==> flow/design.v (excerpt) <==
module mp2 #(
    parameter CLK_FREQ = 12000000,
    parameter INTERVAL = CLK_FREQ / 360
)(
    input logic clk,
    input logic rst,
    output logic RGB_R,
    output logic RGB_G,
    output logic RGB_B
);
For scale: ~2,200 cells after synthesis, about 49 flip-flops.
==> flow/config.mk <==
export PLATFORM = sky130hd
export DESIGN_NAME = mp2
export DESIGN_NICKNAME = mp2
export VERILOG_FILES = /design/flow/design.v
export SDC_FILE = /design/flow/constraint.sdc
export NUM_CORES = 4
export LEC_CHECK = 0
export CAP_MARGIN = 15
export CELL_PAD_IN_SITES_DETAIL_PLACEMENT = 0
export CORE_MARGIN = 2
export CORE_UTILIZATION = 40
export CTS_CLUSTER_DIAMETER = 72
export GPL_ROUTABILITY_DRIVEN = 1
export GPL_TIMING_DRIVEN = 0
export HOLD_SLACK_MARGIN = 0.24
export MIN_ROUTING_LAYER = met2
export PLACE_DENSITY_LB_ADDON = 0.24
export SLEW_MARGIN = 20
export TNS_END_PERCENT = 40
==> flow/constraint.sdc <==
create_clock -name core_clock -period 30.0 [get_ports {clk}]
set_input_delay 6.0000 -clock core_clock [delete_from_list [all_inputs] [get_ports {clk}]]
set_output_delay 6.0000 -clock core_clock [all_outputs]
set_load 0.01 [all_outputs]
run.sh (not shown) runs the stock make flow with config.mk's settings and CLKGATE_MAP_FILE=.
Edit:
--- a/flow/config.mk
+++ b/flow/config.mk
@@ -12 +11,0 @@
-export CTS_CLUSTER_DIAMETER = 72
@@ -15 +13,0 @@
-export HOLD_SLACK_MARGIN = 0.24
@@ -17,3 +15,2 @@
-export PLACE_DENSITY_LB_ADDON = 0.24
-export SLEW_MARGIN = 20
-export TNS_END_PERCENT = 40
+export PLACE_DENSITY_LB_ADDON = 0.09
+export SLEW_MARGIN = 5
Effect: Now the flow completed and failed the layout checks on design-rule violations. Wire length is higher by about 3.5%. Die size does not change. Combinational power hardly moves.
Edit:
==> flow/config.mk (replaced) <==
export PLATFORM = sky130hd
export DESIGN_NAME = mp2
export DESIGN_NICKNAME = mp2
export VERILOG_FILES = /design/flow/design.v
export SDC_FILE = /design/flow/constraint.sdc
export NUM_CORES = 4
export LEC_CHECK = 0
export ABC_AREA = 0
export CAP_MARGIN = 20
export CELL_PAD_IN_SITES_GLOBAL_PLACEMENT = 1
export CORE_MARGIN = 2
export CORE_UTILIZATION = 35
export CTS_CLUSTER_DIAMETER = 319
export CTS_CLUSTER_SIZE = 100
export PLACE_DENSITY = 0.91
export SLEW_MARGIN = 20
export TNS_END_PERCENT = 10
Effect: Now the flow produced a clean layout; design area is about the same; clock power is lower by about 3%; hold slack hardly moves; global-route usage came out lower by 18 points; via count came out lower by 28%; final cell count is higher by 1.6%; die area goes up by 14%; total power goes down by 3.5%; critical path depth drops by 1; flip-flop count is unchanged.
Edit:
==> flow/config.mk (replaced) <==
export PLATFORM = sky130hd
export DESIGN_NAME = mp2
export DESIGN_NICKNAME = mp2
export VERILOG_FILES = /design/flow/design.v
export SDC_FILE = /design/flow/constraint.sdc
export NUM_CORES = 4
export LEC_CHECK = 0
export CAP_MARGIN = 15
export CELL_PAD_IN_SITES_DETAIL_PLACEMENT = 2
export CORE_MARGIN = 2
export CORE_UTILIZATION = 40
export GPL_ROUTABILITY_DRIVEN = 0
export SLEW_MARGIN = 20
=>
- total power came out higher by about a fifth
- design area came out lower slightly
- wire length came out higher by well over a third
- global-route usage came out higher by 16 points


== red ==
Starting RTL as in the previous note.
Settings: LEC_CHECK=0, ABC_AREA=0, CAP_MARGIN=15, CORE_MARGIN=2, CORE_UTILIZATION=70, CTS_CLUSTER_DIAMETER=233, CTS_CLUSTER_SIZE=35, MIN_ROUTING_LAYER=met1, SETUP_SLACK_MARGIN=-0.91, SLEW_MARGIN=20, TNS_END_PERCENT=85; clock period 12.8 ns.
red: GRT-0116 in 5_1_grt -> run aborted
Input changes introduced in blue (baseline for comparison: red):
- CTS_CLUSTER_SIZE now 52, was 35
- CTS_CLUSTER_DIAMETER no longer set, was 233
- CORE_UTILIZATION now 23, was 70
- SETUP_SLACK_MARGIN now -0.37, was -0.91
- PLACE_DENSITY_LB_ADDON now 0.02, previously not set
- the clock period (ns, I/O delays scaled along) now 25.3, was 12.8
Results
blue: full flow OK, the timing, DRC and antenna checks passed
[compare] base=red new=blue: count of buffers added by post-CTS timing repair for setup went down by 49, horizontal die size went up by 120 microns, die area went up by 200%.
From red to blue the numbers moved as follows: initial core utilization lower; number of port buffers roughly the same.
Power is estimated from default activity; no workload was simulated.
